Design top, start of the top module:
module top (
	input sysclk,     
	input rst,        
	input button_in,
	input [15:0] student_id,
	output[3:0] D5_out,	
	output[3:0] D4_out,	
	output[3:0] D3_out,	
	output[3:0] D2_out,	
	output[3:0] D1_out		
);
Size in the first run: roughly 180 flip-flops, ~39 I/O pins, ~0.024 mm^2 of cells after synthesis.
==> flow/config.mk <==
export PLATFORM = sky130hd
export DESIGN_NAME = top
export DESIGN_NICKNAME = top
export VERILOG_FILES = /design/flow/design.v
export SDC_FILE = /design/flow/constraint.sdc
export NUM_CORES = 4
export LEC_CHECK = 0
export CAP_MARGIN = 40
export CELL_PAD_IN_SITES_GLOBAL_PLACEMENT = 2
export CORE_MARGIN = 2
export CORE_UTILIZATION = 40
export CTS_CLUSTER_SIZE = 100
export PLACE_DENSITY_LB_ADDON = 0.05
export SETUP_SLACK_MARGIN = 5.0
export SLEW_MARGIN = 20
==> flow/constraint.sdc <==
create_clock -name core_clock -period 25.0 [get_ports {sysclk}]
set_input_delay 5.0000 -clock core_clock [delete_from_list [all_inputs] [get_ports {sysclk}]]
set_output_delay 5.0000 -clock core_clock [all_outputs]
set_load 0.01 [all_outputs]
run.sh (not shown) runs the stock make flow with config.mk's settings and CLKGATE_MAP_FILE=.
Rerun with:
==> flow/config.mk (replaced) <==
export PLATFORM = sky130hd
export DESIGN_NAME = top
export DESIGN_NICKNAME = top
export VERILOG_FILES = /design/flow/design.v
export SDC_FILE = /design/flow/constraint.sdc
export NUM_CORES = 4
export LEC_CHECK = 0
export CAP_MARGIN = 20
export CORE_MARGIN = 2
export CORE_UTILIZATION = 53
export CTS_CLUSTER_DIAMETER = 394
export CTS_CLUSTER_SIZE = 98
export SLEW_MARGIN = 20
Outcome: Power is higher by a few percent. Critical path depth does not change. Count of clock-buffer cells in the layout is unchanged. Worst setup slack loses 1.0 ns.


top again, from the RTL that the note above started with.
Design top, start of the top module:
module top (
	input sysclk,     
	input rst,        
	input button_in,
	input [15:0] student_id,
	output[3:0] D5_out,	
	output[3:0] D4_out,	
	output[3:0] D3_out,	
	output[3:0] D2_out,	
	output[3:0] D1_out		
);
clock: 25.0 ns
lec_check: 0
abc_area: 1
cap_margin: 20
cell_pad_in_sites_detail_placement: 0
core_margin: 6
core_utilization: 40
cts_cluster_diameter: 369
cts_cluster_size: 93
max_routing_layer: met4
place_density_lb_addon: 0.17
slew_margin: 20
The starting point completed with no timing, DRC or antenna violations.
Next try:
==> flow/config.mk (replaced) <==
export PLATFORM = sky130hd
export DESIGN_NAME = top
export DESIGN_NICKNAME = top
export VERILOG_FILES = /design/flow/design.v
export SDC_FILE = /design/flow/constraint.sdc
export NUM_CORES = 4
export LEC_CHECK = 0
export CAP_MARGIN = 20
export CORE_MARGIN = 2
export CORE_UTILIZATION = 40
export CTS_CLUSTER_DIAMETER = 352
export PLACE_DENSITY_LB_ADDON = 0.17
export SLEW_MARGIN = 20
Effect: Count of clock-buffer cells in the layout fell by 1. Clock power fell by 7.0%. Combinational power fell by 18%. Clock skew rose by 0.0035 ns. Utilization hardly moves. Via count stays flat. Final area barely changes.


top again, from the RTL that the note above started with.
Settings: LEC_CHECK=0, CAP_MARGIN=20, CORE_MARGIN=2, CORE_UTILIZATION=71, SLEW_MARGIN=20; clock period 12.3 ns.
The baseline finished but fails on setup timing.
==> next run, changes <==
Settings changed: ABC_AREA set to 1, CTS_CLUSTER_SIZE set to 72, HOLD_SLACK_MARGIN set to -0.1.
Result: With this change the flow died in global routing; synthesized area came out lower by 0.35%; die area came out lower by 0.34%; synthesized cell count came out higher by 18%.
==> next run, changes <==
Settings changed: ABC_AREA 1 to not set, CORE_UTILIZATION 71 to 60, CTS_CLUSTER_SIZE 72 to not set, HOLD_SLACK_MARGIN -0.1 to not set.
Clock period 12.3 ns to 13.6 ns, I/O delays scaled along.
After rerunning:
- Now the flow ran to the end with no violations
- die size came out higher by about a fifth
- area after synthesis came out higher slightly
- synthesized cell count came out lower by about a fifth
==> next run, changes <==
Settings changed: CORE_UTILIZATION 60 to 30, CTS_CLUSTER_DIAMETER set to 395, CTS_CLUSTER_SIZE set to 99.
Clock period 13.6 ns to 25.0 ns, I/O delays scaled along.
Effect: Power shrinks by 46%; die area climbs by 98%; critical path depth goes up by 4; clock-buffer cell count is unchanged; worst setup slack improved by 4.9 ns; synthesized cell count stays the same; area after synthesis is unchanged; final area fell by about 6%; sequential power drops by about 46%.


The RTL this note starts from:
==> flow/design.v <==
module rtcClkDivider (
	input sys_clk,
	input rst,
	output tick_500Hz,  
	output tick_5s      
);
reg [10:0]counter1;
reg [128:0] counter2;
parameter KEYCHANGE_PERIOD = 5 ;   
localparam [128:0] ctrl = KEYCHANGE_PERIOD*10;
always @(posedge sys_clk) begin
	if (rst) begin
		counter1 <= 0;
		counter2 <= 0;
	end
	else begin
		if (counter1==999) begin
			counter1 <=counter1+1;
		end
		else if (counter1==1999) begin
			counter1 <=0;
		end
		else begin
			counter1<=counter1+1;
		end
		if (counter2==(ctrl/2-1)) begin
			counter2 <=counter2+1;
		end
		else if (counter2==(ctrl-1)) begin
			counter2 <=0;
		end
		else begin
			counter2 <=counter2+1;
		end
	end
end
assign tick_500Hz = !rst && (counter1==999) ;
assign tick_5s = !rst && (counter2==(ctrl/2-1)) ;
endmodule
module timekeeper (
	input clk,     
	input rst,
	input en,
	output[15:0] cur_time	
);
reg [15:0] ct;
always @(posedge clk) begin
	if (rst) begin
		ct <= 0;
	end
	else if (en) begin
		if (ct==16'b1111111111111111) begin
			ct<=0;
		end
		else begin
			ct<=ct+1;
		end
	end
end
assign cur_time =ct ;
endmodule
module hasher (
	input clk,     
	input rst,
	input en,
	input [15:0] cur_time,
	input [15:0] student_id,
	output [15:0] cur_hash	
);
reg [31:0] prev_hash;
reg [15:0] curhash;
always @(*) begin
	prev_hash=cur_hash;
	prev_hash=(cur_time^student_id)-prev_hash;
	prev_hash=prev_hash*prev_hash;
	prev_hash=prev_hash>>8;
	prev_hash=prev_hash & 16'b1111111111111111;
end
always @(posedge clk) begin
	if (rst) begin
		curhash <= 0;
	end
	else if (en) begin
		curhash <= prev_hash[15:0];
	end
end
assign cur_hash = curhash ;
endmodule
module buttonFsm (
	input clk,
	input rst,
	input en,
	input button,    
	output stateful_button
);
reg sb;
reg [1:0] state;
always @(posedge clk) begin
	if (rst) begin
		state <= 0;
	end
	else if (en) begin
	case(state)
	0:
	begin
		if (button) begin
			state <=3;
		end
		else begin
			state <=0;	
		end	
	end
	1:
	begin
		if (button) begin
			state <=2;
		end
		else begin
			state <=1;	
		end	
	end
	2:
	begin
		if (button) begin
			state <=2;
		end
		else begin
			state <=0;	
		end	
	end
	3:
	begin
		if (button) begin
			state <=3;
		end
		else begin
			state <=1;	
		end	
	end
	default: begin
	end
	endcase
	end
end
always @(state or button) begin
	sb=0;
	case(state)
	0:
	begin
		if (button) begin
			sb=1;
		end
		else begin
			sb=0;	
		end	
	end
	1:
	begin
		if (button) begin
			sb=0;
		end
		else begin
			sb=1;	
		end	
	end
	2:
	begin
		if (button) begin
			sb=0;
		end
		else begin
			sb=0;
		end	
	end
	3:
	begin
		if (button) begin
			sb=1;
		end
		else begin
			sb=1;
		end	
	end
	default:
	 begin
	end
	endcase
end
assign stateful_button = sb ;
endmodule
module b16toBCD (
	input [15:0] to_display,
	input enable,
	output [3:0] D5,	
	output [3:0] D4,	
	output [3:0] D3,	
	output [3:0] D2,	
	output [3:0] D1	
);
	reg [15:0] temp;
	reg [3:0] t5;	
	reg [3:0] t4;
	reg [3:0] t3;
	reg [3:0] t2;
	reg [3:0] t1;
	always @(enable or to_display) begin
		temp = to_display ;
		if (enable==0) begin
			t5 = 4'b1111 ;
			t4 = 4'b1111 ;
			t3 = 4'b1111 ;
			t2 = 4'b1111 ;
			t1 = 4'b1111 ;
		end	
		else begin
			t1 = temp % 10 ;
			temp =temp/10 ;
			t2 = temp % 10 ;
			temp =temp/10 ;
			t3 = temp % 10 ;
			temp =temp/10 ;
			t4 = temp % 10 ;
			temp =temp/10 ;
			t5 = temp % 10 ;
		end
	end
	assign D5 =t5 ;
	assign D4 = t4 ;
	assign D3 = t3 ;
	assign D2 =  t2;
	assign D1 = t1 ;
endmodule
module top (
	input sysclk,     
	input rst,        
	input button_in,
	input [15:0] student_id,
	output[3:0] D5_out,	
	output[3:0] D4_out,	
	output[3:0] D3_out,	
	output[3:0] D2_out,	
	output[3:0] D1_out		
);
wire tick500;
wire tick5s;
wire [15:0] curtime;
wire [15:0] curhash;
wire disp;
rtcClkDivider clkd(
	.sys_clk(sysclk),    
	.rst(rst),
	.tick_500Hz(tick500), 
	.tick_5s(tick5s)
	);
timekeeper timekep(
	.clk(sysclk),    
	.rst(rst),
	.en(tick5s),
	.cur_time(curtime)	
	);
hasher hs(
	.clk(sysclk),  
	.rst(rst),
	.en(tick5s),
	.cur_time(curtime),
	.student_id(student_id),
	.cur_hash(curhash)	
	);
buttonFsm button(
	.clk(sysclk),
	.rst(rst),
	.en(tick500),
	.button(button_in),    
	.stateful_button(disp)
	);
b16toBCD display(
	.to_display(curhash),
	.enable(disp),
	.D5(D5_out),	
	.D4(D4_out),
	.D3(D3_out),
	.D2(D2_out),
	.D1(D1_out)
	);
endmodule
clock: 25.0 ns
lec_check: 0
cap_margin: 0
cell_pad_in_sites_global_placement: 2
core_margin: 2
core_utilization: 40
cts_cluster_diameter: 396
cts_cluster_size: 100
place_density_lb_addon: 0.05
setup_slack_margin: -2.0
slew_margin: 20
The first run completed with no timing, DRC or antenna violations.
==> next run, changes <==
Settings changed: ABC_AREA set to 1, CAP_MARGIN 0 to 20, CELL_PAD_IN_SITES_GLOBAL_PLACEMENT 2 to not set, CTS_CLUSTER_DIAMETER 396 to 22, CTS_CLUSTER_SIZE 100 to 98, PLACE_DENSITY_LB_ADDON 0.05 to not set, SETUP_SLACK_MARGIN -2.0 to -0.58.
Effect:
- power grows by about a fifth
- wire length decreases by roughly a tenth
- clock power came out lower by a few percent
- die area decreases slightly
- synthesized area came out lower slightly
- worst setup slack loses 0.60 ns
- cell count went up by about a fifth
- core utilization came out lower by 0.20 points
- clock-buffer cell count grows by 2
- critical path depth went up by 44
==> next run, changes <==
Settings changed: CTS_CLUSTER_DIAMETER 22 to not set, CTS_CLUSTER_SIZE 98 to not set, GPL_ROUTABILITY_DRIVEN set to 0, SETUP_SLACK_MARGIN -0.58 to 5.0.
The new run completed with no timing, DRC or antenna violations.
Cell count goes up by 0.95%.
Synthesized area does not change.
Cell area goes up by 2.4%.
==> next run, changes <==
Settings changed: ABC_AREA 1 to not set, CELL_PAD_IN_SITES_DETAIL_PLACEMENT set to 1, CORE_MARGIN 2 to 7, CTS_CLUSTER_DIAMETER set to 291, GPL_ROUTABILITY_DRIVEN 0 to not set, PLACE_DENSITY_LB_ADDON set to 0.17, SETUP_SLACK_MARGIN 5.0 to not set.
Result:
- power went down by roughly a tenth
- global-route usage climbs by 1.2 points
- design area drops slightly
- routed wire length grows by about a fifth
- synthesized cell count fell by about a fifth
- die area goes up by a little under a tenth
- clock skew stays flat
==> next run, changes <==
Settings changed: CAP_MARGIN 20 to 40, CELL_PAD_IN_SITES_DETAIL_PLACEMENT 1 to not set, CELL_PAD_IN_SITES_GLOBAL_PLACEMENT set to 2, CORE_MARGIN 7 to 2, CTS_CLUSTER_DIAMETER 291 to 400, CTS_CLUSTER_SIZE set to 100, PLACE_DENSITY_LB_ADDON 0.17 to not set, SETUP_SLACK_MARGIN set to -1.69.
Result: Worst hold slack gets worse by 0.0045 ns. Sequential cell count does not change. Total power fell by 1.3%. Die area fell by 7.6%. Design area rose by 0.76%. Global-route usage rose by 1.3 points. First-iteration DRC count rose by 7.5%.
==> next run, changes <==
Settings changed: CAP_MARGIN 40 to 20, CELL_PAD_IN_SITES_GLOBAL_PLACEMENT 2 to not set, CTS_CLUSTER_DIAMETER 400 to 395, CTS_CLUSTER_SIZE 100 to 98, SETUP_SLACK_MARGIN -1.69 to 5.0.
Final cell count drops by 0.40%.
Synthesized area is unchanged.
Synthesized cell count is unchanged.
Utilization drops by 0.25 points.
Sequential share of layout area is about the same.
Non-clock buffer count drops by 14.
Power drops by 1.6%.
Routed wire length drops by 6.9%.
Worst setup slack gains 0.92 ns.
Critical path depth drops by 8.
Cell area drops by 0.58%.


Starts from the design.v that is shown in full above.
export LEC_CHECK = 0
export ABC_AREA = 1
export CAP_MARGIN = 20
export CELL_PAD_IN_SITES_DETAIL_PLACEMENT = 2
export CELL_PAD_IN_SITES_GLOBAL_PLACEMENT = 3
export CORE_ASPECT_RATIO = 0.81
export CORE_MARGIN = 2
export CORE_UTILIZATION = 65
export GPL_ROUTABILITY_DRIVEN = 0
export GPL_TIMING_DRIVEN = 1
export MAX_ROUTING_LAYER = met4
export MIN_ROUTING_LAYER = met2
export PLACE_DENSITY_LB_ADDON = 0.03
export SETUP_SLACK_MARGIN = 5.0
export SLEW_MARGIN = 30
create_clock -name core_clock -period 24.7 [get_ports {sysclk}]
The starting point failed in global placement without I/O.
==> next run, changes <==
- CELL_PAD_IN_SITES_DETAIL_PLACEMENT: 2 -> default
- CELL_PAD_IN_SITES_GLOBAL_PLACEMENT: 3 -> default
- CORE_ASPECT_RATIO: 0.81 -> default
- CORE_UTILIZATION: 65 -> 19
- CTS_CLUSTER_DIAMETER: default -> 301
- CTS_CLUSTER_SIZE: default -> 98
- GPL_ROUTABILITY_DRIVEN: 0 -> default
- GPL_TIMING_DRIVEN: 1 -> default
- MAX_ROUTING_LAYER: met4 -> default
- MIN_ROUTING_LAYER: met2 -> default
- PLACE_DENSITY_LB_ADDON: 0.03 -> default
- SLEW_MARGIN: 30 -> 20
- clock period: 24.7 -> 25.0 ns (I/O delays scaled with it)
Now the flow passed the timing, design-rule and antenna checks.
Synthesized area does not change.
Die area is higher to 3.4 times its value.
Synthesized cell count does not change.
==> next run, changes <==
- ABC_AREA: 1 -> default
- CAP_MARGIN: 20 -> 40
- CELL_PAD_IN_SITES_GLOBAL_PLACEMENT: default -> 2
- CORE_UTILIZATION: 19 -> 53
- CTS_CLUSTER_DIAMETER: 301 -> 207
- CTS_CLUSTER_SIZE: 98 -> 100
- PLACE_DENSITY_LB_ADDON: default -> 0.05
- SETUP_SLACK_MARGIN: 5.0 -> default
Now the flow stopped in global placement without I/O.
Area after synthesis came out higher by 0.35%.
Synthesized cell count came out lower by 15%.
Die area came out lower by 63%.
==> next run, changes <==
- CAP_MARGIN: 40 -> 20
- CELL_PAD_IN_SITES_GLOBAL_PLACEMENT: 2 -> default
- CORE_UTILIZATION: 53 -> 40
- CTS_CLUSTER_DIAMETER: 207 -> default
- CTS_CLUSTER_SIZE: 100 -> default
- PLACE_DENSITY_LB_ADDON: 0.05 -> default
- The new run went through all stages and came out clean
- area after synthesis does not change
- synthesized cell count does not change
- die area rose by 32%


Setup of violet:
RTL: the design.v shown in full above, as it stands there.
export LEC_CHECK = 0
export ABC_AREA = 1
export CAP_MARGIN = 20
export CORE_MARGIN = 2
export CORE_UTILIZATION = 71
export CTS_CLUSTER_DIAMETER = 219
export CTS_CLUSTER_SIZE = 74
export HOLD_SLACK_MARGIN = -0.07
export SLEW_MARGIN = 20
create_clock -name core_clock -period 12.7 [get_ports {sysclk}]
As the logs show, violet stopped at 5_1_grt after a tool error, so it never reached the end of the flow.
Relative to violet, the following input files were edited for yarrow:
- clearing CTS_CLUSTER_SIZE, which used to be 74
- swapping 71 for 55 in CORE_UTILIZATION
- clearing CTS_CLUSTER_DIAMETER, which used to be 219
- clearing HOLD_SLACK_MARGIN, which used to be -0.07
- swapping 12.7 for 15.4 in the clock period (ns, I/O delays scaled along)
## What came out
- Ran to the end and failed final checks on setup timing: yarrow.
- Post-detailed-placement cell area was lower in the run labelled yarrow.
- The lower initial cell density of the core of yarrow and violet is in yarrow.
- The routability-driven placement congestion ratio was comparable across yarrow and violet.
- Summary — post-DP HPWL, yarrow relative to violet: lower, by about 14%.
- Reported for yarrow and violet, area after synthesis turned out identical to the last digit.
- yarrow vs violet: number of post-CTS setup repair buffers up
- Total of cells resized after clock tree synthesis was lower in the run labelled yarrow.
- Number of core rows: yarrow vs violet up 14%
- Compared with violet, yarrow shows number of instances in the placed design that has gone down by a few percent.
- Re area of the die: yarrow and violet aren't equal, and the lower value belongs to violet.
Relative to yarrow, the following input files were edited for lagoon:
- CORE_UTILIZATION: 55 -> 71
- ABC_AREA: 1 -> unset
- SETUP_SLACK_MARGIN: unset -> -0.02
- the clock period (ns, I/O delays scaled along): 15.4 -> 13.2
On biggest cell delay along the critical path: lagoon sits above yarrow. The flow completed for lagoon, but it is not clean: the layout still shows setup timing. Compared with yarrow, in lagoon fraction of synthesized area in multiplexers picked up an extra 1.8 points, global-route usage picked up an extra 9.9 points, minimum setup slack in the final design picked up an extra 290 ps, number of cells in Yosys stat lost about 15%. lagoon vs yarrow: total power down slightly. Cmp lagoon and yarrow / accumulated negative setup slack / lower: yarrow.
Changes in sierra relative to lagoon:
- CTS_CLUSTER_SIZE now 74, previously not set
- ABC_AREA now 1, previously not set
- HOLD_SLACK_MARGIN now -0.09, previously not set
- SETUP_SLACK_MARGIN no longer set, was -0.02
- the clock period (ns, I/O delays scaled along) now 12.3, was 13.2
Of lagoon and sierra, only sierra never reached the final stage.
From the logs: lagoon reached the end of the flow and failed the layout checks with setup timing.
Of the two candidates, lagoon has the worse die area and sierra the better one.
On per-instance average area after synthesis: sierra sits below lagoon.
In the reports for sierra and lagoon, the larger total cell area reported by yosys after synthesis belongs to lagoon.
Taking lagoon as the reference point, the post-cts resize count of sierra rises by 160.
Max number of cell instances after yosys synthesis across sierra and lagoon: sierra
Higher cell total after placement was reported by sierra, not lagoon.
Worst slack at placement: higher on lagoon
On share of the yosys chip area belonging to registers, sierra and lagoon are neck and neck.
Per the comparison of sierra with lagoon, simple-gate portion of the synthesized area went up by 10 points; synthesized cell count went up by about 18%; die boundary width was more or less identical.
What zinc does differently from sierra at the input level:
- clearing ABC_AREA, which used to be 1
- swapping 71 for 30 in CORE_UTILIZATION
- clearing CTS_CLUSTER_SIZE, which used to be 74
- clearing HOLD_SLACK_MARGIN, which used to be -0.09
- swapping 12.3 for 20.1 in the clock period (ns, I/O delays scaled along)
==> comparison <==
Against sierra, zinc reports a cell count after placement that is lower. Changes observed in zinc relative to sierra: die area has increased, synthesized area rose by 0.35%, synthesized cell count went down about 15%, number of core rows has increased. zinc completed; timing, DRC and antenna clean. zinc against sierra; cell count in the Yosys report is down by more than 10%. Going from sierra to zinc, quantity of gates resized following cts shrinks by 200. Summed standard-cell area reported by yosys ends up higher on zinc.
What juniper does differently from zinc at the input level:
- HOLD_SLACK_MARGIN newly set to -0.07
- CORE_UTILIZATION changed from 30 to 71
- the clock period (ns, I/O delays scaled along) changed from 20.1 to 12.7
==> results <==
Although juniper finished all stages, its layout failed final checks on setup timing. Compare juniper and zinc | final number of setup-violating endpoints lower: zinc. juniper vs zinc: cell count after placement down in juniper. Diff zinc -> juniper: sum of buffers and inverters on the critical path climbed 3; post-route fraction of the period consumed by the critical path shows an increase of 11 points; final wirelength shows an increase of 14,000 um; worst setup slack has decreased; design area rose 0.0033 mm2. Going from zinc to juniper, met3 capacity usage during global routing now sits higher; total antenna diodes in the routed design ~0 delta.
No activity file was given, so power comes from the tool's default toggle rates.
